===== run.sh =====
#!/bin/bash
# the make line also repeats each setting of config.mk as NAME=value (left out here)
make -C /OpenROAD-flow-scripts/flow DESIGN_CONFIG=/design/flow/config.mk WORK_HOME=/design/flow/orfs CLKGATE_MAP_FILE= finish

===== constraint.sdc =====
create_clock -name core_clock -period 7.3 [get_ports {clk}]
set_input_delay 1.4600 -clock core_clock [delete_from_list [all_inputs] [get_ports {clk}]]
set_output_delay 1.4600 -clock core_clock [all_outputs]
set_load 0.01 [all_outputs]

===== config.mk =====
export PLATFORM = sky130hd
export DESIGN_NAME = processor_main
export DESIGN_NICKNAME = processor_main
export VERILOG_FILES = /design/flow/design.v
export SDC_FILE = /design/flow/constraint.sdc
export NUM_CORES = 4
export LEC_CHECK = 0
export CAP_MARGIN = 20
export CORE_MARGIN = 2
export CORE_UTILIZATION = 70
export CTS_CLUSTER_DIAMETER = 34
export SETUP_SLACK_MARGIN = 0.99
export SLEW_MARGIN = 20

===== design.v =====
module cla(
		input  [3:0] A, B,
		input  CIN,
		output COUT,
		output [3:0] SUM,
		output [3:0] BAND,
		output [3:0] BXOR
	);
	wire [3:0] P, G; 
	assign P = A ^ B;
	assign G = A & B;
	wire [3:0] CARRY;
	assign CARRY[0] = G[0] | (P[0] & CIN);																															 
	assign CARRY[1] = G[1] | (P[1] & G[0]) | (P[1] & P[0] & CIN);																							 
	assign CARRY[2] = G[2] | (P[2] & G[1]) | (P[2] & P[1] & G[0]) | (P[2] & P[1] & P[0] & CIN);													 
	assign CARRY[3] = G[3] | (P[3] & G[2]) | (P[3] & P[2] & G[1]) | (P[3] & P[2] & P[1] & G[0]) | (P[3] & P[2] & P[1] & P[0] & CIN);  
	assign COUT  = CARRY[3];
	assign SUM = P ^ {CARRY[2:0], CIN};
	assign BXOR = P;
	assign BAND = G;
endmodule 
module cla_add(
		input  [3:0] A, B,
		input  CIN,
		output COUT,
		output [3:0] SUM
	);
	wire [3:0] P, G; 
	assign P = A ^ B;
	assign G = A & B;
	wire [3:0] CARRY;
	assign CARRY[0] = G[0] | (P[0] & CIN);																															 
	assign CARRY[1] = G[1] | (P[1] & G[0]) | (P[1] & P[0] & CIN);																							 
	assign CARRY[2] = G[2] | (P[2] & G[1]) | (P[2] & P[1] & G[0]) | (P[2] & P[1] & P[0] & CIN);													 
	assign CARRY[3] = G[3] | (P[3] & G[2]) | (P[3] & P[2] & G[1]) | (P[3] & P[2] & P[1] & G[0]) | (P[3] & P[2] & P[1] & P[0] & CIN);  
	assign COUT  = CARRY[3];
	assign SUM = P ^ {CARRY[2:0], CIN};
endmodule 
module cla32(
		input [31:0] A, B,
		input CIN,
		output OF,
		output [31:0] SUM, BAND, BXOR
	);
	wire [7:0] COUT;
	cla cla0(.A(A[3:0]  ), .B(B[3:0]), .CIN(CIN),     .COUT(COUT[0]), 
			   .SUM(SUM[3:0]  ), .BAND(BAND[3:0]  ), .BXOR(BXOR[3:0]  ));
	cla cla1(.A(A[7:4]  ), .B(B[7:4]), .CIN(COUT[0]), .COUT(COUT[1]), 
	         .SUM(SUM[7:4]  ), .BAND(BAND[7:4]  ), .BXOR(BXOR[7:4]  ));		
	cla cla2(.A(A[11:8] ), .B(B[11:8]), .CIN(COUT[1]), .COUT(COUT[2]), 
				.SUM(SUM[11:8] ), .BAND(BAND[11:8] ), .BXOR(BXOR[11:8] ));
	cla cla3(.A(A[15:12]), .B(B[15:12]), .CIN(COUT[2]), .COUT(COUT[3]), 
				.SUM(SUM[15:12]), .BAND(BAND[15:12]), .BXOR(BXOR[15:12]));
	cla cla4(.A(A[19:16]), .B(B[19:16]), .CIN(COUT[3]), .COUT(COUT[4]), 
				.SUM(SUM[19:16]), .BAND(BAND[19:16]), .BXOR(BXOR[19:16]));
	cla cla5(.A(A[23:20]), .B(B[23:20]), .CIN(COUT[4]), .COUT(COUT[5]), 
				.SUM(SUM[23:20]), .BAND(BAND[23:20]), .BXOR(BXOR[23:20]));
	cla cla6(.A(A[27:24]), .B(B[27:24]), .CIN(COUT[5]), .COUT(COUT[6]), 
				.SUM(SUM[27:24]), .BAND(BAND[27:24]), .BXOR(BXOR[27:24]));
	cla cla7(.A(A[31:28]), .B(B[31:28]), .CIN(COUT[6]), .COUT(COUT[7]), 
				.SUM(SUM[31:28]), .BAND(BAND[31:28]), .BXOR(BXOR[31:28]));
	assign OF = COUT[7];
endmodule 
module add(
		input [31:0] A, B,
		input CIN,
		output OF,
		output [31:0] SUM
	);
	wire [7:0] COUT;
	cla_add cla0(.A(A[3:0]  ), .B(B[3:0]), .CIN(CIN),     .COUT(COUT[0]), 
			   .SUM(SUM[3:0]  ));
	cla_add cla1(.A(A[7:4]  ), .B(B[7:4]), .CIN(COUT[0]), .COUT(COUT[1]), 
	         .SUM(SUM[7:4]  ));		
	cla_add cla2(.A(A[11:8] ), .B(B[11:8]), .CIN(COUT[1]), .COUT(COUT[2]), 
				.SUM(SUM[11:8] ));
	cla_add cla3(.A(A[15:12]), .B(B[15:12]), .CIN(COUT[2]), .COUT(COUT[3]), 
				.SUM(SUM[15:12]));
	cla_add cla4(.A(A[19:16]), .B(B[19:16]), .CIN(COUT[3]), .COUT(COUT[4]), 
				.SUM(SUM[19:16]));
	cla_add cla5(.A(A[23:20]), .B(B[23:20]), .CIN(COUT[4]), .COUT(COUT[5]), 
				.SUM(SUM[23:20]));
	cla_add cla6(.A(A[27:24]), .B(B[27:24]), .CIN(COUT[5]), .COUT(COUT[6]), 
				.SUM(SUM[27:24]));
	cla_add cla7(.A(A[31:28]), .B(B[31:28]), .CIN(COUT[6]), .COUT(COUT[7]), 
				.SUM(SUM[31:28]));
	assign OF = COUT[7];
endmodule 
`timescale 1ns / 1ps
module alu(
		input  [31:0] A, B,
		input  [3:0]  CTRL,
		input  [3:0]  BRANCHCONDITION,
		output reg [31:0] OUT,
		output reg BRANCHFLAG
	);
	reg  [31:0] A_ALU, B_ALU;
	wire [31:0] SUM, BAND, BXOR;
	reg   CIN;
	cla32 cla32_0(.A(A_ALU),  .B(B_ALU^{32{CIN}}),  .CIN(CIN),  .OF(),  .SUM(SUM),  .BAND(BAND),  .BXOR(BXOR));
	parameter ADD = 4'b0000,  SUB = 4'b0001,  SLL = 4'b0010, 
				 SRL = 4'b0011,  SRA = 4'b0100,  AND = 4'b0101,
				 OR  = 4'b0110,  XOR = 4'b0111,  SLT = 4'b1000, 
				 SLTU = 4'b1001;
	parameter BEQ = 4'b1000, BNE = 4'b1001, BLT = 4'b1100,
				 BGE = 4'b1101, BLTU= 4'b1110, BGEU= 4'b1111,
				 JMP = 4'b1010; 
	always@(*) begin
		case (CTRL)
			ADD: 
				begin 
					CIN <= 1'b0;  
					A_ALU <= A;     
					B_ALU <= B;     
					OUT <= SUM;     
				end
			SUB: 
				begin 
					CIN <= 1'b1;  
					A_ALU <= A;     
					B_ALU <= B;     
					OUT <= SUM;	    
				end
			AND: 
				begin 
					CIN <= 1'b0;  
					A_ALU <= A;     
					B_ALU <= B;	   
					OUT <= BAND;    
				end	
			OR:  
				begin 
					CIN <= 1'b0;  
					A_ALU <= A;     
					B_ALU <= B;     
					OUT <= A|B;     
				end
			XOR: 
				begin 
					CIN <= 1'b0;  
					A_ALU <= A;     
					B_ALU <= B;     
					OUT <= BXOR;    
				end
			SLL: 
				begin 
					CIN <= 1'b0;  
					A_ALU <= A; 
					B_ALU <= B;	
					OUT <= A << B;  
				end
			SRL: 
				begin 
					CIN <= 1'b0;  
					A_ALU <= A; 
					B_ALU <= B; 
					OUT <= A >> B;  
				end
			SRA: 
				begin 
					CIN <= 1'b0;  
					A_ALU <= A; 
					B_ALU <= B; 
					OUT <= $signed(A) >>> B; 
				end
			SLT: 
				begin 
					CIN <= 1'b1;  
					A_ALU <= A;     
					B_ALU <= B;     
					OUT <= {31'b0, SUM[31]}; 
				end
			SLTU:
				begin 
					CIN <= 1'b0;  
					A_ALU <= A; 
					B_ALU <= B; 
					OUT <= (A < B) ? 32'b1 : 32'b0; 
				end
			default:	
				begin	
					A_ALU <= A; 
					B_ALU <= B; 
					CIN	<= 1'b0; 
					OUT <= SUM;
				end
		endcase
		case(BRANCHCONDITION)
			BEQ:
				BRANCHFLAG <= ~|{SUM};
			BNE:
				BRANCHFLAG <= |{SUM};
			BLT:
				BRANCHFLAG <= OUT[0];
			BGE:
				BRANCHFLAG <= ~OUT[0];
			BLTU:
				BRANCHFLAG <= OUT[0];
			BGEU:
				BRANCHFLAG <= ~OUT[0];
			JMP:
				BRANCHFLAG <= 1'b1;
			default:
				BRANCHFLAG <= 1'b0;
		endcase
	end
endmodule 
module alu_ctrl(
		input [1:0] ALUOp,
		input [2:0] FUNC3,
		input FUNC7, IMMFLAG,
		output reg [3:0] ALUCTRL,
		output reg [3:0] BRANCHCONDITION
	);
	parameter ADD = 4'b0000,  SUB = 4'b0001,  SLL = 4'b0010, 
				 SRL = 4'b0011,  SRA = 4'b0100,  AND = 4'b0101,
				 OR  = 4'b0110,  XOR = 4'b0111,  SLT = 4'b1000, 
				 SLTU = 4'b1001;
	always@(*) begin
		if (ALUOp == 2'b10) begin	 
			case (FUNC3)
				3'b000:
					begin
						if (FUNC7 && ~IMMFLAG)
							ALUCTRL <= SUB;
						else
							ALUCTRL <= ADD;
					end
				3'b001:
					ALUCTRL <= SLL;
				3'b010:
					ALUCTRL <= SLT;
				3'b011:
					ALUCTRL <= SLTU;
				3'b100:
					ALUCTRL <= XOR;
				3'b101:
					begin
						if (~FUNC7) 
							ALUCTRL <= SRL;
						else 
							ALUCTRL <= SRA;
					end
				3'b110:
					ALUCTRL <= OR;
				3'b111:
					ALUCTRL <= AND;
				default:
					ALUCTRL <= ADD;
			endcase		
		end else if (ALUOp == 2'b00) begin
			ALUCTRL <= ADD;
		end else if (ALUOp == 2'b01) begin
			case(FUNC3[2:1])
				2'b00:
					ALUCTRL <= SUB;
				2'b10:
					ALUCTRL <= SLT;
				2'b11:
					ALUCTRL <= SLTU;
				default:
					ALUCTRL <= ADD;
			endcase
		end else begin
			ALUCTRL <= ADD;
		end
		if (ALUOp == 2'b01) begin
			BRANCHCONDITION <= {1'b1,FUNC3};
		end else if (ALUOp == 2'b11) begin
			BRANCHCONDITION <= 4'b1010;
		end else begin
			BRANCHCONDITION <= 4'b0000;
		end
	end	
endmodule 
`timescale 1ns / 1ps
module Control_Unit(
    input [31:0] instruction,   
	 input clk,
	 output reg MEMWRITE, ALUSRC, REGWRITE, IMMTOREG, STALLSIG,
	 output reg [1:0] ALUOP, BRANCH, REGWRITESEL
);
    always @(*) begin
        case (instruction[6:0])
            7'b0110011:  
					begin
						ALUSRC       <= 1'b0;
						IMMTOREG     <= 1'b0;
						STALLSIG		 <= 1'b0;
						REGWRITE     <= 1'b1;
						MEMWRITE     <= 1'b0;
						ALUOP        <= 2'b10;
						BRANCH       <= 2'b01;
						REGWRITESEL  <= 2'b00;
					end
            7'b0010011: 
					begin
						ALUSRC       <= 1'b1;
						IMMTOREG     <= 1'b0;
						STALLSIG		 <= 1'b0;
						REGWRITE     <= 1'b1;
						MEMWRITE     <= 1'b0;
						ALUOP        <= 2'b10;
						BRANCH       <= 2'b01;
						REGWRITESEL  <= 2'b00;
					end
            7'b0000011: 
					begin
						ALUSRC       <= 1'b1;
						IMMTOREG     <= 1'b1;
						STALLSIG		 <= 1'b1;
						REGWRITE     <= 1'b1;
						MEMWRITE     <= 1'b0;
						ALUOP        <= 2'b00;
						BRANCH       <= 2'b01;
						REGWRITESEL  <= 2'b01;
					end
            7'b1100111: 
					begin
						ALUSRC       <= 1'b1;
						IMMTOREG     <= 1'b0;
						STALLSIG		 <= 1'b0;
						REGWRITE     <= 1'b1;
						MEMWRITE     <= 1'b0;
						ALUOP        <= 2'b11;
						BRANCH       <= 2'b10;
						REGWRITESEL  <= 2'b10;
					end
            7'b0100011: 
					begin
						ALUSRC       <= 1'b1;
						IMMTOREG     <= 1'b0;
						STALLSIG		 <= 1'b0;
						REGWRITE     <= 1'b0;
						MEMWRITE     <= 1'b1;
						ALUOP        <= 2'b00;
						BRANCH       <= 2'b01;
						REGWRITESEL  <= 2'b00;
					end
            7'b1100011: 
					begin
						ALUSRC       <= 1'b0;
						IMMTOREG     <= 1'b0;
						STALLSIG		 <= 1'b0;
						REGWRITE     <= 1'b0;
						MEMWRITE     <= 1'b0;
						ALUOP        <= 2'b01;
						BRANCH       <= 2'b11;
						REGWRITESEL  <= 2'b00;
					end
            7'b0110111: 
					begin
						ALUSRC       <= 1'b1;
						IMMTOREG     <= 1'b1;
						STALLSIG		 <= 1'b0;
						REGWRITE     <= 1'b1;
						MEMWRITE     <= 1'b0;
						ALUOP        <= 2'b00;		 
						BRANCH       <= 2'b01;
						REGWRITESEL  <= 2'b00;		 
					end
            7'b0010111: 
					begin
						ALUSRC       <= 1'b1;
						IMMTOREG     <= 1'b0;
						STALLSIG		 <= 1'b0;
						REGWRITE     <= 1'b1;
						MEMWRITE     <= 1'b0;
						ALUOP        <= 2'b00;
						BRANCH       <= 2'b01;
						REGWRITESEL  <= 2'b11;
					end
            7'b1101111: 
					begin
						ALUSRC       <= 1'b1;
						IMMTOREG     <= 1'b0;
						STALLSIG		 <= 1'b0;
						REGWRITE     <= 1'b1;
						MEMWRITE     <= 1'b0;
						ALUOP        <= 2'b11;
						BRANCH       <= 2'b11;
						REGWRITESEL  <= 2'b10;
					end
            default: 
					begin
						ALUSRC       <= 1'b1;
						IMMTOREG     <= 1'b0;
						STALLSIG		 <= 1'b0;
						REGWRITE     <= 1'b0;
						MEMWRITE     <= 1'b0;
						ALUOP        <= 2'b00;
						BRANCH       <= 2'b01;
						REGWRITESEL  <= 2'b00;
					end
        endcase
    end
endmodule 
`timescale 1ns / 1ps
module datafwd(
		input [4:0] rs1, rs2, exerd, memrd, 
		input ctrl_alusrc, clk, E_REGWRITE, M_REGWRITE, E_MEMWRITE, M_MEMWRITE,
		output reg [1:0] rs1sel, rs2sel, ddatasel
	);
	always@(posedge clk) begin
		if ((rs1 == exerd) & (E_REGWRITE | E_MEMWRITE) & (rs1 != 5'b0))
			rs1sel <= 2'b01;
		else if ((rs1 == memrd) & (M_REGWRITE | M_MEMWRITE) & (rs1 != 5'b0))
			rs1sel <= 2'b10;
		else
			rs1sel <= 2'b00;
		if (ctrl_alusrc)
			rs2sel <= 2'b11;
		else if ((rs2 == exerd) & (E_REGWRITE | E_MEMWRITE) & (rs2 != 5'b0))
			rs2sel <= 2'b01;
		else if ((rs2 == memrd) & (M_REGWRITE | M_MEMWRITE) & (rs2 != 5'b0))
			rs2sel <= 2'b10;
		else
			rs2sel <= 2'b00;
		if ((rs2 == exerd) & (E_REGWRITE | E_MEMWRITE) & (rs2 != 5'b0))
			ddatasel <= 2'b01;
		else if ((rs2 == memrd) & (M_REGWRITE | M_MEMWRITE) & (rs2 != 5'b0))
			ddatasel <= 2'b10;
		else
			ddatasel <= 2'b00;
	end
endmodule 
`timescale 1ns / 1ps
module immediate_gen(
		input  [31:0] INSTRUCTION,
		output reg [31:0] IMMEDIATE_OUT
	);
	always@(*) begin
		case(INSTRUCTION[6:0])				
			7'b0110111:							 
				begin
					IMMEDIATE_OUT[31:12] <= INSTRUCTION[31:12];
					IMMEDIATE_OUT[11:0]  <= 12'b0;
				end
			7'b0010111:							 
				begin
					IMMEDIATE_OUT[31:11] <= {INSTRUCTION[31], INSTRUCTION[31:12]};
					IMMEDIATE_OUT[10:0]  <= 11'b0;
				end
			7'b1101111:							 
				begin
					IMMEDIATE_OUT[31:19] <= {13{INSTRUCTION[31]}};
					IMMEDIATE_OUT[18:11] <= INSTRUCTION[19:12];
					IMMEDIATE_OUT[10]    <= INSTRUCTION[20];
					IMMEDIATE_OUT[9:0]  <= INSTRUCTION[30:21];
				end
			7'b1100111:							 
				begin
					IMMEDIATE_OUT[31:12] <= {20{INSTRUCTION[31]}};
					IMMEDIATE_OUT[11:0]  <= INSTRUCTION[31:20];
				end
			7'b0010011:							 
				begin
					if ((INSTRUCTION[14:12] == 3'b001)|(INSTRUCTION[14:12] == 3'b101)) begin
						IMMEDIATE_OUT[31:5]  <= 27'b0;
						IMMEDIATE_OUT[4:0]   <= INSTRUCTION[24:20];
					end else begin
						IMMEDIATE_OUT[31:12] <= {20{INSTRUCTION[31]}};
						IMMEDIATE_OUT[11:0]  <= INSTRUCTION[31:20];
					end						
				end
			7'b0100011:		 
				begin
					IMMEDIATE_OUT[31:12] <= {20{INSTRUCTION[31]}};
					IMMEDIATE_OUT[11:5]  <= INSTRUCTION[31:25];
					IMMEDIATE_OUT[4:0]   <= INSTRUCTION[11:7];
				end
			7'b0000011:		 
				begin
					IMMEDIATE_OUT[31:12] <= {20{INSTRUCTION[31]}};
					IMMEDIATE_OUT[11:0]  <= INSTRUCTION[31:20];
				end
			7'b1100011:		 
				begin
					IMMEDIATE_OUT[31:12] <= {20{INSTRUCTION[31]}};
					IMMEDIATE_OUT[11]    <= INSTRUCTION[31];
					IMMEDIATE_OUT[10]    <= INSTRUCTION[7];
					IMMEDIATE_OUT[9:4]  <= INSTRUCTION[30:25];
					IMMEDIATE_OUT[3:0]   <= INSTRUCTION[11:8];
				end
			default:
				IMMEDIATE_OUT[31:0] <= 32'b0;
		endcase
	end
endmodule 
`timescale 1ns / 1ps
module Register_File(
    input [4:0] Read_reg01,  
    input [4:0] Read_reg02,  
    input [4:0] Write_reg,    
    input [31:0] Write_data,  
    output reg [31:0] Read_data01,
    output reg [31:0] Read_data02,
    input write_signal ,
    input clk
   );
    reg [31:0] registers [31:0]; 
    always @(*) begin
        Read_data01    = registers[Read_reg01];
        Read_data02    = registers[Read_reg02];
    end
    always @(negedge clk) begin
		registers[0] <= 32'b0;
        if (write_signal) begin
				if (Write_reg != 5'b0) 
					registers[Write_reg] <= Write_data;
        end
    end  
endmodule
`timescale 1ns / 1ps
module processor_main(
		input  clk, reset_n,                       
		input  [31:0] dmem_datain, 
		input  [31:0] imem_data,                   
		output [31:0] dmem_addr, dmem_dataout, PC,
		output dmem_rw, io_rw
   );
	reg [31:0] PFD_PC, PDE_PC, PEM_PC, PMW_PC, PFD_INST, PDE_IMM, PDE_RS1, PDE_RS2, PEM_RS2, PEM_PCADDIMM, PMW_PCADDIMM, PEM_ALUOUT, 
				  PEM_CALOUT, PMW_CALOUT, PMW_DOUT;				  
	reg [2:0] PDE_F3;
	reg PDE_F7, PDE_CTRL_MEMWRITE, PEM_CTRL_MEMWRITE, PDE_CTRL_REGWRITE, PEM_CTRL_REGWRITE, PMW_CTRL_REGWRITE, PDE_CTRL_ALUSRC, 
		 PDE_CRTL_IMMTOREG, PEM_BRANCHFLAG, PFD_TAKENFLAG, PDE_TAKENFLAG, PEM_TAKENFLAG;
	reg [1:0] PDE_CTRL_ALUOP, PDE_CTRL_BRANCH, PDE_CTRL_REGWRITESEL, PEM_CTRL_BRANCH, PEM_CTRL_REGWRITESEL, PMW_CTRL_REGWRITESEL;
	reg [4:0] PDE_RDA, PEM_RDA, PMW_RDA;
	wire STALL, PFD_FLUSH, PDE_FLUSH, TAKENFLAG;
	assign PC = PFD_PC;
	wire ALU_BRANCHFLAG, ALU_BRANCHFLAG_int;	
	assign ALU_BRANCHFLAG = (PEM_PC == 32'b0) ? 1'b0 : ALU_BRANCHFLAG_int;
   wire [31:0] next_instruction, PCADD4;     
   wire [31:0] inst;                 
	wire [31:0] data_rs1;
	wire [31:0] data_rs2, ALU_OUT, PCADDIMM;
	wire [31:0] REALBRANCH;
	assign REALBRANCH = ({(PDE_CTRL_BRANCH[1] & ALU_BRANCHFLAG), PDE_CTRL_BRANCH[0]} == 2'b00) ? PDE_PC :
							  ({(PDE_CTRL_BRANCH[1] & ALU_BRANCHFLAG), PDE_CTRL_BRANCH[0]} == 2'b01) ? PDE_PC :
							  ({(PDE_CTRL_BRANCH[1] & ALU_BRANCHFLAG), PDE_CTRL_BRANCH[0]} == 2'b10) ? ALU_OUT : PCADDIMM;
	add pcadd4(.A(PFD_PC), .B(32'd4), .CIN(1'b0), .OF(), .SUM(PCADD4));
	wire [31:0] NEXTPREDICTED;
	assign NEXTPREDICTED = PCADD4;	 
	assign TAKENFLAG = 1'b0;  
	assign next_instruction = (ALU_BRANCHFLAG ^ PDE_TAKENFLAG) ? REALBRANCH : NEXTPREDICTED;
	assign PFD_FLUSH = ALU_BRANCHFLAG ^ PDE_TAKENFLAG;
	assign PDE_FLUSH = ALU_BRANCHFLAG ^ PDE_TAKENFLAG;
   assign inst = imem_data;
	wire CTRL_MEMWRITE, CTRL_ALUSRC, CTRL_REGWRITE, CRTL_IMMTOREG;
	wire [1:0] CTRL_ALUOP, CTRL_BRANCH, CTRL_REGWRITESEL;
	Control_Unit cu(
		.instruction(PFD_INST),
		.clk(clk),
		.MEMWRITE(CTRL_MEMWRITE), 
		.ALUSRC(CTRL_ALUSRC), 
		.REGWRITE(CTRL_REGWRITE), 
		.IMMTOREG(CRTL_IMMTOREG),
		.STALLSIG(),
		.ALUOP(CTRL_ALUOP), 
		.BRANCH(CTRL_BRANCH), 
		.REGWRITESEL(CTRL_REGWRITESEL)
	);
	wire [31:0] REGWRITE_DATA;
	Register_File register(
		.Read_reg01(PFD_INST[19:15]),
		.Read_reg02(PFD_INST[24:20]),
		.Write_reg(PMW_RDA),
		.Write_data(REGWRITE_DATA),
		.Read_data01(data_rs1),
		.Read_data02(data_rs2),
		.write_signal(PMW_CTRL_REGWRITE),
		.clk(clk)
	);
	wire [31:0] IMM_EXT;  
	immediate_gen immgen(
		.INSTRUCTION(PFD_INST),
		.IMMEDIATE_OUT(IMM_EXT)		
	); 
	wire [3:0] ALU_OPCMD;
	wire [3:0] ALU_BRANCHCMD;
	wire [1:0] rs1sel, rs2sel, ddatasel;
	alu_ctrl aluctrl(
		.ALUOp(PDE_CTRL_ALUOP),
		.FUNC3(PDE_F3),
		.FUNC7(PDE_F7),
		.IMMFLAG(&{rs2sel}),  
		.ALUCTRL(ALU_OPCMD),
		.BRANCHCONDITION(ALU_BRANCHCMD)
	);
	datafwd fwd(
		.rs1(PFD_INST[19:15]), 
		.rs2(PFD_INST[24:20]), 
		.exerd(PDE_RDA), 
		.memrd(PEM_RDA), 
		.ctrl_alusrc(CTRL_ALUSRC),  
		.clk(clk),
		.E_REGWRITE(PDE_CTRL_REGWRITE), 
		.M_REGWRITE(PEM_CTRL_REGWRITE),
		.E_MEMWRITE(PDE_CTRL_MEMWRITE),
		.M_MEMWRITE(PEM_CTRL_MEMWRITE),
		.rs1sel(rs1sel), 
		.rs2sel(rs2sel),
		.ddatasel(ddatasel)
	);	
	wire [31:0] B_RS2_IMM;
	reg [31:0] ALU_A, ALU_B, E_RS2;
	always@(*) begin
		case (rs1sel)
			2'b00:
				ALU_A <= PDE_RS1;
			2'b01:
				ALU_A <= PEM_CALOUT;
			2'b10:
				ALU_A <= REGWRITE_DATA;
			2'b11:
				ALU_A <= PDE_RS1;
			default:
				ALU_A <= PDE_RS1;
		endcase
		case (rs2sel)
			2'b00:
				ALU_B <= PDE_RS2;
			2'b01:
				ALU_B <= PEM_CALOUT;
			2'b10:
				ALU_B <= REGWRITE_DATA;
			2'b11:
				ALU_B <= PDE_IMM;
			default:
				ALU_B <= PDE_RS2;
		endcase
		case (ddatasel)
			2'b00:
				E_RS2 <= PDE_RS2;
			2'b01:
				E_RS2 <= PEM_CALOUT;
			2'b10:
				E_RS2 <= REGWRITE_DATA;
			2'b11:
				E_RS2 <= PDE_RS2;
			default:
				E_RS2 <= PDE_RS2;
		endcase
	end
	alu alu(
		.A(ALU_A), 
		.B(ALU_B),
		.CTRL(ALU_OPCMD),
		.BRANCHCONDITION(ALU_BRANCHCMD),
		.OUT(ALU_OUT),
		.BRANCHFLAG(ALU_BRANCHFLAG_int)
	);
	wire [31:0] PCADDIMM_int;	
	add pcaddimm0(.A(PDE_PC), .B(PDE_IMM << 1), .CIN(1'b0), .OF(), .SUM(PCADDIMM_int));
	add pcaddimm1(.A(PCADDIMM_int), .B(~(32'd4)), .CIN(1'b1), .OF(), .SUM(PCADDIMM));
	wire [31:0] CAL_OUT;
	assign CAL_OUT = (PDE_CRTL_IMMTOREG == 1'b0) ? ALU_OUT : PDE_IMM;
	wire [31:0] DMEM_OUT;
	wire IOSEL;
	assign dmem_addr    = PEM_ALUOUT;
	assign dmem_dataout = PEM_RS2;
	assign DMEM_OUT     = dmem_datain;
	assign IOSEL = &{PEM_ALUOUT[31:2]};
	assign dmem_rw      = PEM_CTRL_MEMWRITE & ~IOSEL;
	assign io_rw        = PEM_CTRL_MEMWRITE & IOSEL;
	assign STALL = 1'b0;    
	assign REGWRITE_DATA = (PMW_CTRL_REGWRITESEL == 2'b00) ? PMW_CALOUT :
								  (PMW_CTRL_REGWRITESEL == 2'b01) ? PMW_DOUT : 
								  (PMW_CTRL_REGWRITESEL == 2'b10) ? PMW_PC : PMW_PCADDIMM;
	reg NEGEDGESTALL;
	always@(posedge clk or negedge reset_n) begin	
		if (~reset_n) begin
			PFD_PC   <= 32'b0;
			PFD_INST <= 32'b0;
			PFD_TAKENFLAG <= 1'b0;	
		end else	if (~STALL) begin
			if (PFD_FLUSH) begin
				PFD_PC   <= next_instruction;
				PFD_INST <= 32'b0;
				PFD_TAKENFLAG <= 1'b0;	
			end else begin
				PFD_PC   <= next_instruction;
				PFD_INST <= inst;
				PFD_TAKENFLAG <= TAKENFLAG;
			end
		end
	end
	always@(posedge clk or negedge reset_n) begin
		if (~reset_n) begin
			PDE_PC   <= 32'b0;
			PDE_F7   <= 1'b0;
			PDE_F3   <= 3'b0;
			PDE_IMM  <= 32'b0;
			PDE_RDA  <= 5'b0;
			PDE_RS1  <= 32'b0;
			PDE_RS2  <= 32'b0;
			PDE_TAKENFLAG		<= 1'b0;
			PDE_CTRL_REGWRITE <= 1'b0; 
			PDE_CTRL_MEMWRITE <= 1'b0; 
			PDE_CRTL_IMMTOREG <= 1'b0;			 
			PDE_CTRL_ALUOP    <= 1'b0;
			PDE_CTRL_BRANCH   <= 2'b01;
			PDE_CTRL_REGWRITESEL <= 2'b0;
		end else if (~STALL) begin
			if (PDE_FLUSH) begin
				PDE_PC   <= 32'b0;
				PDE_F7   <= 1'b0;
				PDE_F3   <= 3'b0;
				PDE_IMM  <= 32'b0;
				PDE_RDA  <= 5'b0;
				PDE_RS1  <= 32'b0;
				PDE_RS2  <= 32'b0;				
				PDE_TAKENFLAG		<= 1'b0;
				PDE_CTRL_REGWRITE <= 1'b0; 
				PDE_CTRL_MEMWRITE <= 1'b0; 
				PDE_CRTL_IMMTOREG <= 1'b0;			 
				PDE_CTRL_ALUOP    <= 1'b0;
				PDE_CTRL_BRANCH   <= 2'b01;
				PDE_CTRL_REGWRITESEL <= 2'b0;
			end else begin
				PDE_PC  <= PFD_PC;
				PDE_F7  <= PFD_INST[30];
				PDE_F3  <= PFD_INST[14:12];
				PDE_IMM <= IMM_EXT;
				PDE_RDA <= PFD_INST[11:7];
				PDE_RS1 <= data_rs1;
				PDE_RS2 <= data_rs2;
				PDE_TAKENFLAG <= PFD_TAKENFLAG;
				PDE_CTRL_REGWRITE <= CTRL_REGWRITE; 
				PDE_CTRL_MEMWRITE <= CTRL_MEMWRITE; 
				PDE_CRTL_IMMTOREG <= CRTL_IMMTOREG;			 
				PDE_CTRL_ALUOP    <= CTRL_ALUOP;				 
				PDE_CTRL_BRANCH   <= CTRL_BRANCH;	
				PDE_CTRL_REGWRITESEL <= CTRL_REGWRITESEL;
			end
		end
	end
	always@(posedge clk or negedge reset_n) begin
		if (~reset_n) begin
			PEM_PC      <= 32'b0;
			PEM_PCADDIMM <= 32'b0;
			PEM_RDA		<= 5'b0;
			PEM_ALUOUT  <= 32'b0;
			PEM_BRANCHFLAG <= 1'b0;
			PEM_RS2		<= 32'b0;
			PEM_CALOUT	<= 32'b0;
			PEM_TAKENFLAG <= 1'b0;
			PEM_CTRL_REGWRITE <= 1'b0;
			PEM_CTRL_MEMWRITE <= 1'b0;
			PEM_CTRL_BRANCH	<= 2'b01;
			PEM_CTRL_REGWRITESEL <= 2'b0;
		end else if (~STALL) begin
			PEM_PC      <= PDE_PC;
			PEM_PCADDIMM <= PCADDIMM;
			PEM_RDA		<= PDE_RDA;
			PEM_ALUOUT  <= ALU_OUT;
			PEM_BRANCHFLAG <= ALU_BRANCHFLAG;
			PEM_RS2		<= E_RS2;
			PEM_CALOUT	<= CAL_OUT;
			PEM_TAKENFLAG <= PDE_TAKENFLAG;
			PEM_CTRL_REGWRITE <= PDE_CTRL_REGWRITE;
			PEM_CTRL_MEMWRITE <= PDE_CTRL_MEMWRITE;
			PEM_CTRL_BRANCH	<= PDE_CTRL_BRANCH;
			PEM_CTRL_REGWRITESEL <= PDE_CTRL_REGWRITESEL;
		end
	end
	always@(posedge clk or negedge reset_n) begin
		if (~reset_n) begin
			PMW_PC       <= 32'b0;
			PMW_PCADDIMM <= 32'b0;
			PMW_RDA      <= 5'b0;
			PMW_CALOUT   <= 32'b0;
			PMW_DOUT     <= 32'b0;
			PMW_CTRL_REGWRITE <= 1'b0;
			PMW_CTRL_REGWRITESEL <= 2'b0;
		end else if (~STALL) begin
			PMW_PC       <= PEM_PC;
			PMW_PCADDIMM <= PEM_PCADDIMM;
			PMW_RDA      <= PEM_RDA;
			PMW_CALOUT   <= PEM_CALOUT;
			PMW_DOUT     <= DMEM_OUT;
			PMW_CTRL_REGWRITE <= PEM_CTRL_REGWRITE;
			PMW_CTRL_REGWRITESEL <= PEM_CTRL_REGWRITESEL;
		end		
	end								  
endmodule 

==> results of run 1 <==
metrics by stage:
stage	utilization, %	area [µm²]	setup TNS [ns]	instances
4_1_cts	88.7	98000	-86.69	8331
3_3_place_gp	76.0	84000	0	6822
3_5_place_dp	76.0	84000	-60.69	6822
2_1_floorplan	-	78500	0	5151
layer usage:
| metal | overflow | global-route usage, % |
|---|---|---|
| met1 | 916 | 96.5 |
| met2 | 2995 | 110 |
| met3 | 914 | 93.3 |
| met4 | 1362 | 105 |
| met5 | 135 | 83.7 |
repair_timing:
item                        CTS
pin swaps                    51
setup endpoints to repair  1026
gates cloned                 20
setup buffers                62
hold endpoints to repair      0
gates resized               320
==> CHANGELOG.md, run 1 <==
### Physical design

* H-tree depth at 4
* Yosys warns at 7
* Top cells by count, synth: edfxtp_1 (992), mux4_2 (661), dfrtp_1 (513), nand2_1 (292), nor2_1 (249)
* Synthesis-stage register bit count at ~1500
* GRT Resource Usage Total at 101%
* Die H at around 340 µm
* Row count at approximately 120
* Die X at roughly 340 µm
* Tool Error: [ERROR GRT-0116] Global routing finished with congestion. Check the congestion regions in the DRC Viewer.
* Top cells, area: edfxtp_1 (38%), mux4_2 (19%), dfrtp_1 (16%), mux2i_1 (2.7%), ha_1 (2.3%)
* Area leader, netlist: edfxtp_1
* IO Pins at 164
* Dpl ws at -0.454 ns
* Top-count cell post-synth: edfxtp_1
* CTS sink cnt at ~1500
* Outcome: aborted with a tool error
* Number of buffers created by CTS at between 200 and 250
* Synthesized instance count at 5120
* Core Area at 111000 µm²
* Gpl congestion at roughly 1.2
* Synth Area in Simple Gates at slightly above 6%
* Async S/R FF share, synth at 33.3%
* Die Footprint at 114000 µm²
* Syn Std Cell Area at 77900 µm²
* Post-Synth Adder-Cell Area at ~2.7%
* Mux area share at about a quarter
* Clock root buffer: clkbuf_16
* HPWL after DPL at 236000 µm
* Syn Area/Cell at approximately 15 µm²
* Dominant comb cell: multiplexers
* Yosys chip area at 77900 µm²
* Top_reg_cell synth: edfxtp_1
* Fp util at approximately 70%
* Synth Seq Share at 55.8%
* Ys cells at about 5000
* Cell Type Count at between 100 and 150
* Clock buffer depth at 3
* Hold Buf Count CTS at 0
* Congestion Overflow GR at around 6300
* Xor/xnor share at under 10%
* Top cell area share at a little under two fifths
* AO/OA Area Share at under 10%
* I/O Buffers at roughly 160
* Number of enable flip-flop cells at between 900 and 1000
* Last stage: global routing
==> run 2: changes to the inputs <==
ABC_AREA = 1   (was default)
CTS_CLUSTER_DIAMETER = default   (was 34)
SETUP_SLACK_MARGIN = default   (was 0.99)
clock period = 9.66 ns   (was 7.3 ns; I/O delays follow)
==> run 2 against run 1 <==
The run again fails in global routing. Die area increased by 2.2%. Synthesized area increased by 2.2%. Synthesized cell count increased by 71%.
==> CHANGELOG.md, run 2 <==
### Physical design

* Outcome: aborted with a tool error
* Last stage: global routing
* Tool Error: [ERROR GRT-0228] Horizontal edge usage exceeds the maximum allowed. (9, 17) usage=65535 limit=3200
* Xor/xnor share at around 1.0%
* Synthesis-stage register bit count at 1545
* Hold Buf Count CTS at 0
* CTS sink cnt at ~1500
* Yosys chip area at between 70000 and 80000 µm²
* Clock root buffer: clkbuf_16
* Resized cells post-CTS at 0
* Clock buffer depth at 3
* IO Pins at 164
* Fp util at a little over two thirds
* HPWL after DPL at between 150000 and 200000 µm
* I/O Buffers at roughly 160
* Area leader, netlist: edfxtp_1
* Die X at approximately 340 µm
* Synthesized instance count at 8765
* Top_reg_cell synth: edfxtp_1
* Dominant comb cell: AND-OR/OR-AND gates
* Core Area at between 100000 and 150000 µm²
* Gpl congestion at between 1 and 1.5
* Synth Area in Simple Gates at 15.2%
* Cell Type Count at roughly 67
* Row count at around 120
* Top cells, area: edfxtp_1 (37%), dfrtp_1 (16%), nand2_1 (10%), a21oi_1 (8.0%), o21ai_0 (3.9%)
* Die H at around 340 µm
* H-tree depth at 4
* Async S/R FF share, synth at approximately a third
* Mux area share at 0%
* Synth Seq Share at a little over half
* Post-CTS setup buffers at 0
* Ys cells at a little under 9000
* Syn Area/Cell at slightly above 9 µm²
* Number of enable flip-flop cells at slightly below 1000
* Syn Std Cell Area at between 70000 and 80000 µm²
* Die Footprint at ~120000 µm²
* Yosys warns at 7
* Top cell area share at between 30% and 40%
* Number of buffers created by CTS at about 160
* Placed Cells at roughly 10000
* Post-Synth Adder-Cell Area at 2.63%
* AO/OA Area Share at about a fifth
* Top-count cell post-synth: nand2_1
* Top cells by count, synth: nand2_1 (2119), a21oi_1 (1271), edfxtp_1 (992), inv_1 (621), o21ai_0 (617)
[run 2: stage by stage]
step	cell area [µm²]	hold WS (ns)	setup slack, ns
after floorplan	79700	0.331	1.46
after global placement	82600	0.333	0.978
after detailed placement	82600	0.336	0.896
after CTS	91900	0.348	0.824
==> run 3: changes to the inputs <==
ABC_AREA = default   (was 1)
CORE_ASPECT_RATIO = 1.16   (was default)
CORE_UTILIZATION = 57   (was 70)
CTS_CLUSTER_SIZE = 12   (was default)
PLACE_DENSITY_LB_ADDON = 0.06   (was default)
TNS_END_PERCENT = 95   (was default)
clock period = 8.03 ns   (was 9.66 ns; I/O delays follow)
==> run 3 against run 2 <==
The run now finishes clean. Synthesized area shrank 2.1%. Die area grew 20%. Synthesized cell count shrank 42%.
==> CHANGELOG.md, run 3 <==
## Implementation

* FF-to-FF setup slack at 0.24 ns
* Worst reg2reg path depth at 26
* I/O Buffers at around 160
* CP endpoint kind: register
* Dominant comb cell: multiplexers
* Critical path data arrival time at roughly 8.5 ns
* CP Buf/Inv Count at 4
* P_comb at roughly 3600 µW
* Final wirelength at 291000 µm
* Rel. slew slack at roughly a fifth
* Internal power at 15300 µW
* Launching point of the worst reg2reg path: PMW_CTRL_REGWRITESEL[0]
* HPWL after DPL at 194000 µm
* Post-Synth Adder-Cell Area at under 10%
* Number of enable flip-flop cells at just under 1000
* PD cells at about 240 nW/µm²
* Ys cells at 5120
* Number of fill cells at about 9600
* Placed Cells at roughly 7000
* Sw Ratio at between 30% and 40%
* Seq pwr share at ~42%
* Worst Setup SP: PMW_CTRL_REGWRITESEL[0]
* Die H at 402 µm
* Fin util at between 60% and 70%
* Row count at roughly 150
* Synth Area in Simple Gates at between 6 and 7%
* Hold path start: PEM_PCADDIMM[10]
* Critical Path End: PDE_CTRL_REGWRITESEL[1]
* Fp util at a little under three fifths
* Net switching power at 7250 µW
* Leading power group: registers
* Yosys warns at 7
* Core Area at around 140000 µm²
* Syn Std Cell Area at between 70000 and 80000 µm²
* Final setup violation count at 0
* Pins over their slew limit at 0
* Die X at 347 µm
* Yosys chip area at ~80000 µm²
* Xor/xnor share at 1.46%
* Initial antenna violation count at 23
* Top_reg_cell synth: edfxtp_1
* H-tree depth at 4
* Area leader, netlist: edfxtp_1
* Clock root buffer: clkbuf_16
* Area delta synth->final at 18.5%
* Critical path type: reg -> reg
* CP delay by family, top: AND-OR/OR-AND gates
* Drt first pass iters at 10
* Post-layout min period at approximately 7.8 ns
* Outcome: no timing/DRC/antenna violations
* Power Sequential at 9550 µW
* TritonCTS clock tree: done
* Drc violations at 0
* GRT Resource Usage Total at between 40% and 50%
* Top cell area share at between 30% and 40%
* Clk pwr share at about two fifths
* Gpl congestion at approximately 1.1
* Max IR drop VDD at about 270 µV
* Fmax at between 100 and 150 MHz
* Clk ins delay skew pair at a little over 0.8 ns
* Clk pwr at a little over 9000 µW
* CP startpoint kind: register
* Clock buffer depth at 3
* CTS sink cnt at 1545
* HP Class: reg -> reg
* Avg WL per Cell at 34.9 µm
* Mux area share at 23.8%
* Top cells, area: edfxtp_1 (38%), mux4_2 (19%), dfrtp_1 (16%), mux2i_1 (2.7%), ha_1 (2.3%)
* Setup TNS at 0 ns
* Critical R2R Capture: PDE_CTRL_REGWRITESEL[1]
* Crit path depth at 26
* Vias per Instance at 6.82
* Slowest CP cell: dfrtp_4
* Hold Buf Count CTS at 0
* Pin count of the biggest net entering global routing at 182
* Synthesis-stage register bit count at approximately 1500
* Comb pwr share at ~16%
* Antenna Violating Nets Remaining at 0
* Cell Type Count at a little over 100
* Top cells by count, synth: edfxtp_1 (992), mux4_2 (661), dfrtp_1 (513), nand2_1 (292), nor2_1 (249)
* Max-cap viol count at 0
* Worst Skew at around 0.063 ns
* DR iter-0 viols at between 8000 and 9000
* Vias in the first global route at a little under 60000
* Via count at 56873
* Congestion Overflow GR at 0
* Crit path DRT at 8.73 ns
* Log Warnings at 1072
* Crit path largest cell delay at approximately 0.74 ns
* Layout Cells excl Fill at 8339
* Synthesized instance count at around 5100
* IO Pins at roughly 160
* Pwr Total at between 20000 and 25000 µW
* Reg clk slew, reported paths at about 0.06 ns
* AO/OA Area Share at 7.61%
* Number of buffers created by CTS at approximately 160
* Async S/R FF share, synth at between 30% and 40%
* Fin. Hold Viols at 0
* Layout Nets at 6656
* Slew @ Worst Pin at between 1 and 1.5 ns
* Die Footprint at approximately 140000 µm²
* Leak at roughly 0.038 µW
* Syn Area/Cell at 15.2 µm²
* First-pass GRT wire length at 409000 µm
* Top-count cell post-synth: edfxtp_1
* Hold-critical path depth at 0
* Sink of the worst hold path: PMW_PCADDIMM[10]
* Fin crit share at ~97%
* Highest net fanout along the worst path at 35
* Synth Seq Share at between 50% and 60%
==> run 3: cell type report <==
class	instances	area (µm²)	share of cell area, %
Antenna cell	15	37.5	0.0407
Clock buffer	192	4330	4.70
Clock inverter	1111	4590	4.97
Inverter	97	364	0.395
Multi-Input combinational cell	3147	33100	35.8
Sequential cell	1545	43500	47.1
Tap cell	1776	2220	2.41
Timing Repair Buffer	456	4180	4.53
==> run 3: what timing repair did <==
| item | in CTS | in global routing |
|---|---|---|
| pin swaps | 0 | 2 |
| resized | 2 | 7 |
| setup endpoints to repair | 198 | 212 |
| setup buffers | 0 | 5 |
==> run 3: per-layer routing <==
layer,global-route usage (%),routed length [µm],vias to the layer above
met5,0,96,-
met4,31.7,23800,14
met3,12.2,30900,975
met2,64.5,137000,3914
met1,50.5,99400,28772
li1,-,-,23198
==> run 3: per-stage QoR <==
stage / worst slack [ns] / area, µm² / hold slack (ns)
2_1_floorplan: 0.0671 / 78000 / 0.331
6_report: 0.236 / 92300 / 0.340
3_5_place_dp: -0.137 / 83200 / 0.335
5_1_grt: -0.00530 / 92200 / 0.353
4_1_cts: 0.108 / 92100 / 0.345
3_3_place_gp: 0.163 / 83200 / 0.331
==> run 4: changes to the inputs <==
CORE_ASPECT_RATIO = default   (was 1.16)
CORE_UTILIZATION = 12   (was 57)
CTS_CLUSTER_SIZE = default   (was 12)
PLACE_DENSITY_LB_ADDON = default   (was 0.06)
TNS_END_PERCENT = default   (was 95)
clock period = 12.7 ns   (was 8.03 ns; I/O delays follow)
==> run 4 against run 3 <==
Global-route usage down 32 points. Synthesized area unchanged. Die area rose to 4.7 times the previous value. Still clean. Critical endpoint is now PDE_RS1[25]. Largest power group is now the clock network. First-iteration DRC count down 5.5%. Clock skew up 0.046 ns. Core utilization down 52 points.
==> CHANGELOG.md, run 4 <==
## Implementation

* Die Footprint at between 600000 and 700000 µm²
* Core Area at about 650000 µm²
* Slew @ Worst Pin at around 1.3 ns
* GRT Resource Usage Total at under 10%
* Top cells, area: edfxtp_1 (38%), mux4_2 (19%), dfrtp_1 (16%), mux2i_1 (2.7%), ha_1 (2.3%)
* P_comb at ~2300 µW
* Dpl ws at 2.54 ns
* Log Warnings at approximately 1100
* Hold Buf Count CTS at 0
* Critical Path End: PDE_RS1[25]
* Synth Area in Simple Gates at 6.14%
* Row count at around 300
* Die H at around 800 µm
* Leak at between 0.03 and 0.04 µW
* CP endpoint kind: register
* Number of enable flip-flop cells at 992
* Rel. slew slack at approximately 14%
* PD cells at roughly 150 nW/µm²
* Vias in the first global route at roughly 57000
* Yosys warns at 7
* Avg WL per Cell at approximately 22 µm
* Pins over their slew limit at 0
* Layout Nets at 6560
* H-tree depth at 4
* Critical path type: reg -> reg
* FF-to-FF setup slack at approximately 2.5 ns
* Cell Type Count at between 100 and 150
* Ys cells at roughly 5100
* Seq pwr share at between 40% and 50%
* Internal power at 10200 µW
* CP startpoint kind: register
* Clock buffer depth at 3
* Yosys chip area at just under 80000 µm²
* Number of buffers created by CTS at roughly 170
* Xor/xnor share at under 10%
* Async S/R FF share, synth at roughly a third
* Drt first pass iters at 8
* Outcome: no timing/DRC/antenna violations
* Sink of the worst hold path: PMW_PCADDIMM[18]
* Clk pwr share at ~45%
* DR iter-0 viols at between 7000 and 8000
* Reg clk slew, reported paths at approximately 0.060 ns
* Setup TNS at 0 ns
* CTS sink cnt at 1545
* Number of fill cells at between 70000 and 80000
* Resized cells post-CTS at 0
* Clock root buffer: clkbuf_16
* Syn Area/Cell at 15.2 µm²
* Power Sequential at 6100 µW
* Top_reg_cell synth: edfxtp_1
* Leading power group: the clock network
* Initial antenna violation count at between 50 and 60
* TritonCTS clock tree: done
* Gpl congestion at about 0.97
* Final wirelength at roughly 330000 µm
* Congestion Overflow GR at 0
* Dominant comb cell: multiplexers
* Max-cap viol count at 0
* AO/OA Area Share at 7.61%
* Area leader, netlist: edfxtp_1
* CP delay by family, top: simple AND/OR/NAND/NOR gates
* Crit path depth at 28
* Die X at roughly 810 µm
* Worst Skew at roughly 0.11 ns
* Top cells by count, synth: edfxtp_1 (992), mux4_2 (661), dfrtp_1 (513), nand2_1 (292), nor2_1 (249)
* Crit path DRT at 13.37 ns
* Max IR drop VDD at between 150 and 200 µV
* Fin worst setup slack at 2.47 ns
* Synthesis-stage register bit count at about 1500
* Area delta synth->final at 30.2%
* Net switching power at around 5000 µW
* Antenna Violating Nets Remaining at 0
* Hold path start: PEM_PCADDIMM[18]
* Via count at approximately 57000
* Mux area share at 23.8%
* Fin. Hold Viols at 0
* Post-CTS setup buffers at 0
* I/O Buffers at ~160
* Drc violations at 0
* Hold-critical path depth at 0
* Post-layout min period at slightly above 10 ns
* HP Class: reg -> reg
* Fin crit share at roughly four fifths
* IO Pins at roughly 160
* Clk pwr at roughly 6800 µW
* Fp util at around an eighth
* Worst Setup SP: PDE_F3[2]
* Critical path data arrival time at about 11 ns
* Top-count cell post-synth: edfxtp_1
* Slowest CP cell: a41oi_4
* Synth Seq Share at 55.8%
* Fmax at just under 100 MHz
* Pin count of the biggest net entering global routing at between 100 and 150
* Syn Std Cell Area at slightly below 80000 µm²
* Launching point of the worst reg2reg path: PDE_F3[2]
* First-pass GRT wire length at 449000 µm
* Synthesized instance count at around 5100
* Critical R2R Capture: PDE_RS1[25]
* Clk ins delay skew pair at between 0.8 and 0.9 ns
* CP Buf/Inv Count at 5
* Crit path largest cell delay at slightly above 0.9 ns
* Worst reg2reg path depth at 28
* Final setup violation count at 0
* Placed Cells at roughly 14000
* Vias per Instance at 3.73
* Comb pwr share at between 10% and 20%
* Fin util at about 16%
* Layout Cells excl Fill at between 15000 and 20000
* HPWL after DPL at roughly 230000 µm
* RSZ-0062 raised after global routing: false
* Pwr Total at 15200 µW
* Sw Ratio at 32.7%
* Highest net fanout along the worst path at ~53
* Post-Synth Adder-Cell Area at approximately 2.7%
* Top cell area share at 38.2%
-- run 4: layout make-up --
| type | instances | area [µm²] | area share [%] |
|---|---|---|---|
| diodes | 165 | 413 | 0.407 |
| clock buffers | 203 | 4760 | 4.69 |
| clock inverters | 1143 | 5410 | 5.34 |
| inverters | 97 | 364 | 0.359 |
| multi-input cells | 3147 | 33100 | 32.6 |
| flip-flops and latches | 1545 | 43500 | 42.9 |
| well taps | 8613 | 10800 | 10.6 |
| repair buffers | 348 | 3150 | 3.10 |
-- run 4: per-stage QoR --
stage          cell area (µm²)  hold WS, ns
2_1_floorplan            78000        0.331
3_3_place_gp             90800        0.331
3_5_place_dp             90800        0.335
4_1_cts                 101000        0.347
5_1_grt                 101000        0.351
6_report                101000        0.347
-- run 4: per-layer routing --
metal / track usage [%] / wire (µm) / share of wire (%) / up-vias
met5: 0 / 232 / 0.070 / -
met4: 5.71 / 20100 / 6.1 / 30
met3: 3.03 / 32700 / 9.9 / 689
met2: 15.1 / 152000 / 46 / 3447
met1: 11.5 / 125000 / 38 / 29507
li1: - / - / - / 23178
==> run 5: changes to the inputs <==
CORE_ASPECT_RATIO = 1.16   (was default)
CORE_UTILIZATION = 72   (was 12)
CTS_CLUSTER_DIAMETER = 97   (was default)
CTS_CLUSTER_SIZE = 12   (was default)
PLACE_DENSITY_LB_ADDON = 0.27   (was default)
SETUP_SLACK_MARGIN = 1.69   (was default)
TNS_END_PERCENT = 95   (was default)
clock period = 14.4 ns   (was 12.7 ns; I/O delays follow)
==> run 5 against run 4 <==
The flow now stops in global routing. Die area shrank 83%. Synthesized cell count did not move. Synthesized area stayed put.
==> CHANGELOG.md, run 5 <==
### Physical design

* Gpl congestion at 1.17
* Dpl ws at around 4 ns
* Cell Type Count at between 100 and 150
* IO Pins at ~160
* Core Area at 107000 µm²
* Ys cells at just over 5000
* Area leader, netlist: edfxtp_1
* Die Footprint at between 100000 and 150000 µm²
* Number of enable flip-flop cells at 992
* Dominant comb cell: multiplexers
* Outcome: aborted with a tool error
* Fp util at 72.8%
* Post-CTS setup buffers at 0
* Xor/xnor share at under 10%
* Last stage: global routing
* Number of buffers created by CTS at 147
* Top_reg_cell synth: edfxtp_1
* Congestion Overflow GR at 13
* Row count at around 130
* Top cell area share at between 30% and 40%
* Top-count cell post-synth: edfxtp_1
* Syn Area/Cell at between 15 and 20 µm²
* Resized cells post-CTS at 0
* Async S/R FF share, synth at ~33%
* GRT Resource Usage Total at between 80% and 90%
* Mux area share at a little under a quarter
* Synthesized instance count at approximately 5100
* Synth Area in Simple Gates at under 10%
* Syn Std Cell Area at 77900 µm²
* Hold Buf Count CTS at 0
* I/O Buffers at approximately 160
* Yosys chip area at about 80000 µm²
* Tool Error: [ERROR GRT-0116] Global routing finished with congestion. Check the congestion regions in the DRC Viewer.
* CTS sink cnt at 1545
* AO/OA Area Share at 7.61%
* H-tree depth at 4
* HPWL after DPL at between 200000 and 250000 µm
* Top cells, area: edfxtp_1 (38%), mux4_2 (19%), dfrtp_1 (16%), mux2i_1 (2.7%), ha_1 (2.3%)
* Clock root buffer: clkbuf_16
* Die H at approximately 360 µm
* Die X at about 310 µm
* Synth Seq Share at a little under three fifths
* Clock buffer depth at 3
* Synthesis-stage register bit count at ~1500
* Placed Cells at between 6000 and 7000
* Top cells by count, synth: edfxtp_1 (992), mux4_2 (661), dfrtp_1 (513), nand2_1 (292), nor2_1 (249)
* Post-Synth Adder-Cell Area at 2.68%
* Yosys warns at 7
-- run 5: per-layer routing --
| metal | global-route usage [%] | overflow |
|---|---|---|
| met1 | 81.5 | 3 |
| met2 | 92.7 | 5 |
| met3 | 72.2 | 1 |
| met5 | 48.3 | 2 |
| met4 | 78.3 | 2 |
-- run 5: metrics by stage --
stage                     cell area [µm²]  hold slack (ns)  power, µW
after CTS                           89600            0.351      12800
after detailed placement            81600            0.335       7720
after global placement              81500            0.332       7590
after floorplan                     78000            0.331       6750
==> run 6: changes to the inputs <==
CORE_UTILIZATION = 66   (was 72)
CTS_CLUSTER_DIAMETER = 231   (was 97)
CTS_CLUSTER_SIZE = 42   (was 12)
PLACE_DENSITY = 0.57   (was default)
PLACE_DENSITY_LB_ADDON = default   (was 0.27)
SETUP_SLACK_MARGIN = default   (was 1.69)
clock period = 5.67 ns   (was 14.4 ns; I/O delays follow)
==> run 6 against run 5 <==
The flow again stops in global routing. Die area increased by 9.0%. Synthesized area did not move. Synthesized cell count did not move.
==> CHANGELOG.md, run 6 <==
### Physical design

* Synth Seq Share at a little under three fifths
* Outcome: aborted with a tool error
* Clock buffer depth at 3
* Mux area share at a little under a quarter
* Top-count cell post-synth: edfxtp_1
* H-tree depth at 2
* Top cells by count, synth: edfxtp_1 (992), mux4_2 (661), dfrtp_1 (513), nand2_1 (292), nor2_1 (249)
* Fp util at around 67%
* Hold Buf Count CTS at 0
* Row count at around 140
* Ys cells at roughly 5100
* Syn Std Cell Area at 77900 µm²
* Syn Area/Cell at 15.2 µm²
* Synthesis-stage register bit count at roughly 1500
* Dominant comb cell: multiplexers
* Cell Type Count at approximately 100
* Post-Synth Adder-Cell Area at ~2.7%
* Yosys warns at 7
* AO/OA Area Share at 7.61%
* Die H at between 300 and 400 µm
* Top cell area share at 38.2%
* Clock root buffer: clkbuf_16
* Core Area at between 100000 and 150000 µm²
* Die Footprint at around 120000 µm²
* Top cells, area: edfxtp_1 (38%), mux4_2 (19%), dfrtp_1 (16%), mux2i_1 (2.7%), ha_1 (2.3%)
* Synthesized instance count at roughly 5000
* Xor/xnor share at under 10%
* Number of buffers created by CTS at between 40 and 50
* Top_reg_cell synth: edfxtp_1
* Number of enable flip-flop cells at roughly 990
* Die X at about 320 µm
* HPWL after DPL at between 200000 and 250000 µm
* Cell Area, Placed at around 90000 µm²
* GRT Resource Usage Total at between 70% and 80%
* Gpl congestion at approximately 1.1
* Placed Cells at approximately 7300
* CTS sink cnt at between 1500 and 2000
* IO Pins at about 160
* Congestion Overflow GR at ~140
* I/O Buffers at 163
* Tool Error: [ERROR GRT-0232] Routing congestion too high. Check the congestion heatmap in the GUI.
* Last stage: global routing
* Area leader, netlist: edfxtp_1
* Yosys chip area at 77900 µm²
* Async S/R FF share, synth at between 30% and 40%
* Synth Area in Simple Gates at under 10%
## run 6: metrics by stage
stage	setup WS, ns	TNS (ns)	utilization (%)	hold slack, ns
after floorplan	-1.31	-252.96	-	0.331
after global placement	-1.42	-280.30	74.8	0.331
after detailed placement	-1.66	-319.53	74.8	0.335
after CTS	-1.60	-317.65	80.0	0.340
## run 6: timing repair
| item | 4_1_cts |
|---|---|
| gates cloned | 14 |
| pin swaps | 44 |
| setup buffers | 21 |
| setup endpoints to repair | 230 |
| resized | 100 |
## run 6: layer usage
metal	GRT overflow	GRT usage (%)
met1	4	78.2
met2	60	91.0
met3	5	63.0
met4	66	77.0
met5	2	34.1
==> run 7: changes to the inputs <==
CORE_ASPECT_RATIO = 0.71   (was 1.16)
CORE_UTILIZATION = 65   (was 66)
CTS_CLUSTER_DIAMETER = default   (was 231)
CTS_CLUSTER_SIZE = 58   (was 42)
PLACE_DENSITY = default   (was 0.57)
clock period = 5.71 ns   (was 5.67 ns; I/O delays follow)
==> run 7 against run 6 <==
Die area grew 1.5%. Synthesized area is the same. The flow again stops in global routing. Synthesized cell count is the same.
==> CHANGELOG.md, run 7 <==
### Physical design

* Post-Synth Adder-Cell Area at between 2 and 3%
* Gpl congestion at between 1 and 1.5
* AO/OA Area Share at between 7 and 8%
* Outcome: aborted with a tool error
* Dominant comb cell: multiplexers
* IO Pins at roughly 160
* Top cells by count, synth: edfxtp_1 (992), mux4_2 (661), dfrtp_1 (513), nand2_1 (292), nor2_1 (249)
* CTS sink cnt at between 1500 and 2000
* Async S/R FF share, synth at approximately a third
* Synthesized instance count at about 5100
* GRT Resource Usage Total at 81.1%
* Cell Type Count at a little over 100
* Die H at slightly below 300 µm
* Synth Seq Share at 55.8%
* Top cells, area: edfxtp_1 (38%), mux4_2 (19%), dfrtp_1 (16%), mux2i_1 (2.7%), ha_1 (2.3%)
* Syn Std Cell Area at approximately 78000 µm²
* Area leader, netlist: edfxtp_1
* Top-count cell post-synth: edfxtp_1
* Die Footprint at 123000 µm²
* Ys cells at 5120
* I/O Buffers at approximately 160
* Clock root buffer: clkbuf_16
* Xor/xnor share at under 10%
* Last stage: global routing
* Top cell area share at between 30% and 40%
* Number of buffers created by CTS at around 150
* Number of enable flip-flop cells at a little under 1000
* Tool Error: [ERROR GRT-0116] Global routing finished with congestion. Check the congestion regions in the DRC Viewer.
* Top_reg_cell synth: edfxtp_1
* Row count at 106
* Die X at just over 400 µm
* Mux area share at 23.8%
* Synthesis-stage register bit count at 1545
* Yosys chip area at between 70000 and 80000 µm²
* Syn Area/Cell at about 15 µm²
* Fp util at between 60% and 70%
* Congestion Overflow GR at between 2000 and 2500
* Core Area at ~120000 µm²
* Yosys warns at 7
* Clock buffer depth at 3
* Synth Area in Simple Gates at under 10%
* HPWL after DPL at roughly 260000 µm
* H-tree depth at 4
[run 7: stage by stage]
stage               hold slack [ns]  total power, µW  setup WS [ns]  cells  instance area, µm²
CTS                           0.351            34600          -1.53   8731               98200
detailed placement            0.336            20500          -1.72   7381               87700
global placement              0.333            20200          -1.51   7381               87700
floorplan                     0.331            17100          -1.27   5151               78400
[run 7: routing by layer]
metal  global-route usage, %  overflow
met5                    49.5        30
met2                    96.1      1233
met1                    82.0       160
met4                    76.1       686
met3                    68.1       157
[run 7: timing repair]
item | in CTS
resized | 160
cloned | 7
setup endpoints to repair | 267
hold buffers | 0
setup buffers | 52
pin swaps | 38
==> run 8: changes to the inputs <==
ABC_AREA = 0   (was default)
CORE_ASPECT_RATIO = default   (was 0.71)
CTS_CLUSTER_SIZE = 64   (was 58)
SETUP_SLACK_MARGIN = 1.47   (was default)
TNS_END_PERCENT = 5   (was 95)
clock period = 5.67 ns   (was 5.71 ns; I/O delays follow)
==> run 8 against run 7 <==
Synthesized area is the same. The flow again stops in global routing. Die area is essentially flat. Synthesized cell count is the same.
==> CHANGELOG.md, run 8 <==
### Physical design

* Outcome: aborted with a tool error
* Last stage: global routing
* Tool Error: [ERROR GRT-0116] Global routing finished with congestion. Check the congestion regions in the DRC Viewer.
* Area leader, netlist: edfxtp_1
* Clock buffer depth at 3
* Congestion Overflow GR at ~440
* GRT Resource Usage Total at 85.2%
* Die H at ~350 µm
* IO Pins at ~160
* Hold Buf Count CTS at 0
* Cell Type Count at slightly above 100
* Top cells by count, synth: edfxtp_1 (992), mux4_2 (661), dfrtp_1 (513), nand2_1 (292), nor2_1 (249)
* Async S/R FF share, synth at between 30% and 40%
* Top cells, area: edfxtp_1 (38%), mux4_2 (19%), dfrtp_1 (16%), mux2i_1 (2.7%), ha_1 (2.3%)
* HPWL after DPL at around 240000 µm
* AO/OA Area Share at 7.61%
* CTS sink cnt at 1545
* Placed Cells at between 7000 and 8000
* Clock root buffer: clkbuf_16
* Row count at ~130
* Post-Synth Adder-Cell Area at around 2.7%
* Ys cells at between 5000 and 6000
* Xor/xnor share at about 1.5%
* Syn Area/Cell at 15.2 µm²
* Number of enable flip-flop cells at slightly below 1000
* I/O Buffers at 163
* Synth Seq Share at about 56%
* Synthesis-stage register bit count at 1545
* Synthesized instance count at a little over 5000
* Dominant comb cell: multiplexers
* Mux area share at roughly a quarter
* Die Footprint at between 100000 and 150000 µm²
* Core Area at roughly 120000 µm²
* Top-count cell post-synth: edfxtp_1
* H-tree depth at 4
* Number of buffers created by CTS at around 160
* Syn Std Cell Area at roughly 80000 µm²
* Yosys chip area at a little under 80000 µm²
* Top cell area share at a little under two fifths
* Gpl congestion at approximately 1.1
* Fp util at about 65%
* Top_reg_cell synth: edfxtp_1
* Yosys warns at 7
* Die X at between 300 and 400 µm
* Synth Area in Simple Gates at 6.14%
==> run 8: metal layers <==
metal | track usage (%) | GRT overflow
met5 | 61.0 | 4
met4 | 83.8 | 150
met3 | 76.6 | 64
met2 | 94.6 | 170
met1 | 85.6 | 50
==> run 8: per-stage QoR <==
step	setup slack (ns)	instance area (µm²)	hold slack, ns
after global placement	-1.50	87800	0.331
after CTS	-1.48	98800	0.348
after floorplan	-1.32	78300	0.331
after detailed placement	-2.03	87800	0.335
==> run 8: timing repair <==
item | CTS
buffers inserted | 63
gates cloned | 12
gates resized | 179
endpoints found under the setup margin | 2273
pin swaps | 55
==> run 9: changes to the inputs <==
ABC_AREA = default   (was 0)
CORE_ASPECT_RATIO = 1.16   (was default)
CORE_UTILIZATION = 59   (was 65)
CTS_CLUSTER_SIZE = 58   (was 64)
PLACE_DENSITY_LB_ADDON = 0.06   (was default)
SETUP_SLACK_MARGIN = default   (was 1.47)
TNS_END_PERCENT = 95   (was 5)
clock period = 5.71 ns   (was 5.67 ns; I/O delays follow)
==> run 9 against run 8 <==
Now fails the layout checks on setup timing. Synthesized cell count did not move. Synthesized area stayed put. Die area grew 10%.
==> CHANGELOG.md, run 9 <==
## Implementation

* Synthesis-stage register bit count at around 1500
* Max-cap viol count at 0
* CP Buf/Inv Count at 7
* PD cells at between 300 and 400 nW/µm²
* HP Class: in -> async
* Vias in the first global route at about 66000
* IO Pins at 164
* Number of enable flip-flop cells at 992
* Net switching power at approximately 12000 µW
* Critical R2R Capture: PDE_CTRL_BRANCH[0]
* Final setup violation count at around 220
* Slew @ Worst Pin at 1.07 ns
* Max IR drop VDD at 526 µV
* Seq pwr share at 38.5%
* Congestion Overflow GR at 0
* Worst Setup SP: PMW_CTRL_REGWRITESEL[0]
* Drc violations at 0
* TritonCTS clock tree: done
* Sw Ratio at 34.5%
* Yosys chip area at approximately 80000 µm²
* Worst reg2reg path depth at 26
* Initial antenna violation count at 15
* Leading power group: the clock network
* Mux area share at 23.8%
* Clk pwr share at 44.5%
* Fin crit share at 124%
* Ys cells at just over 5000
* Yosys warns at 7
* CP endpoint kind: register
* First-pass GRT wire length at around 480000 µm
* HPWL after DPL at ~210000 µm
* Gpl congestion at 1.10
* Top cell area share at around two fifths
* Most used cell, CP: buf_12
* Fin worst setup slack at -1.37 ns
* AO/OA Area Share at 7.61%
* Final wirelength at roughly 350000 µm
* Dominant comb cell: multiplexers
* Area leader, netlist: edfxtp_1
* Crit path DRT at 6.47 ns
* H-tree depth at 4
* Synth Area in Simple Gates at under 10%
* Top cells by count, synth: edfxtp_1 (992), mux4_2 (661), dfrtp_1 (513), nand2_1 (292), nor2_1 (249)
* I/O Buffers at between 150 and 200
* Row count at between 100 and 150
* Pins over their slew limit at 0
* Layout Check Fails: setup timing
* Synthesized instance count at between 5000 and 6000
* Cell Type Count at between 100 and 150
* Leak at between 0.04 and 0.05 µW
* GRT Resource Usage Total at approximately half
* CP delay by family, top: simple AND/OR/NAND/NOR gates
* CTS sink cnt at about 1500
* CP startpoint kind: register
* Die H at 395 µm
* Critical Path End: PDE_CTRL_BRANCH[0]
* Outcome: complete, but fails checks
* Clock buffer depth at 3
* Rel. slew slack at between 20 and 30%
* Fmax at 141 MHz
* Log Warnings at between 1000 and 1500
* Fin. Hold Viols at 0
* RSZ-0062 raised after global routing: true
* Xor/xnor share at under 10%
* Area delta synth->final at 25.7%
* Syn Std Cell Area at about 78000 µm²
* Slowest CP cell: a222oi_1
* Clock root buffer: clkbuf_16
* Power Sequential at around 13000 µW
* Avg WL per Cell at 39.2 µm
* Number of buffers created by CTS at approximately 160
* Post-Synth Adder-Cell Area at roughly 2.7%
* Reg clk slew, reported paths at ~0.070 ns
* P_comb at about 6000 µW
* Via count at 64257
* Clk pwr at about 16000 µW
* Synth Seq Share at between 50% and 60%
* Crit path largest cell delay at around 0.61 ns
* Top cells, area: edfxtp_1 (38%), mux4_2 (19%), dfrtp_1 (16%), mux2i_1 (2.7%), ha_1 (2.3%)
* Pin count of the biggest net entering global routing at about 150
* Critical path data arrival time at around 7.8 ns
* WHS at around 0.28 ns
* Layout Nets at 7150
* Launching point of the worst reg2reg path: PMW_CTRL_REGWRITESEL[0]
* Vias per Instance at between 7 and 8
* Highest net fanout along the worst path at 24
* FF-to-FF setup slack at -1.37 ns
* Fp util at between 50% and 60%
* Top-count cell post-synth: edfxtp_1
* Clk ins delay skew pair at 0.85 ns
* Die Footprint at between 100000 and 150000 µm²
* Die X at 341 µm
* Critical path type: reg -> reg
* Worst Skew at between 0.08 and 0.09 ns
* Internal power at between 20000 and 25000 µW
* Async S/R FF share, synth at about a third
* Drt first pass iters at 8
* Dpl ws at -1.48 ns
* Antenna Violating Nets Remaining at 0
* Top_reg_cell synth: edfxtp_1
* Comb pwr share at 17.0%
* Post-layout min period at 7.08 ns
* DR iter-0 viols at about 12000
* Crit path depth at 26
* Pwr Total at between 30000 and 40000 µW
* Syn Area/Cell at around 15 µm²
* Core Area at 131000 µm²
[run 9: metal layers]
| layer | track usage, % | up-vias | part of all wire (%) |
|---|---|---|---|
| li1 | - | 24174 | - |
| met1 | 59.3 | 31248 | 31 |
| met2 | 76.3 | 6796 | 45 |
| met3 | 16.2 | 2031 | 13 |
| met4 | 46.5 | 8 | 11 |
| met5 | 0.287 | - | 0.027 |
[run 9: final cells by class]
cell class	instances	area, µm²
fill	7369	33100
antenna	9	22.5
clock buffer	175	4100
sequential	1545	43500
tap	1740	2180
timing repair buffer	955	8730
multi-input combinational	3147	33600
clock inverter	1136	5390
inverter	97	365
[run 9: what timing repair did]
item                       4_1_cts  5_1_grt
buffers inserted                26       17
setup endpoints to repair      218      225
gates cloned                    12        8
pin swaps                       27       41
gates resized                   87       53
hold buffers                     0        0
[run 9: per-stage QoR]
| step | cells | cell area [µm²] | TNS [ns] | utilization (%) |
|---|---|---|---|---|
| 5_1_grt | 8798 | 97900 | -308.48 | 74.7 |
| 2_1_floorplan | 5151 | 78400 | -244.48 | - |
| 3_3_place_gp | 7429 | 87000 | -259.63 | 66.4 |
| 3_5_place_dp | 7429 | 87000 | -294.25 | 66.4 |
| 4_1_cts | 8776 | 97400 | -261.63 | 74.4 |
| 6_report | 8804 | 97900 | -264.87 | 74.7 |
Power and IR drop assume default switching activity.
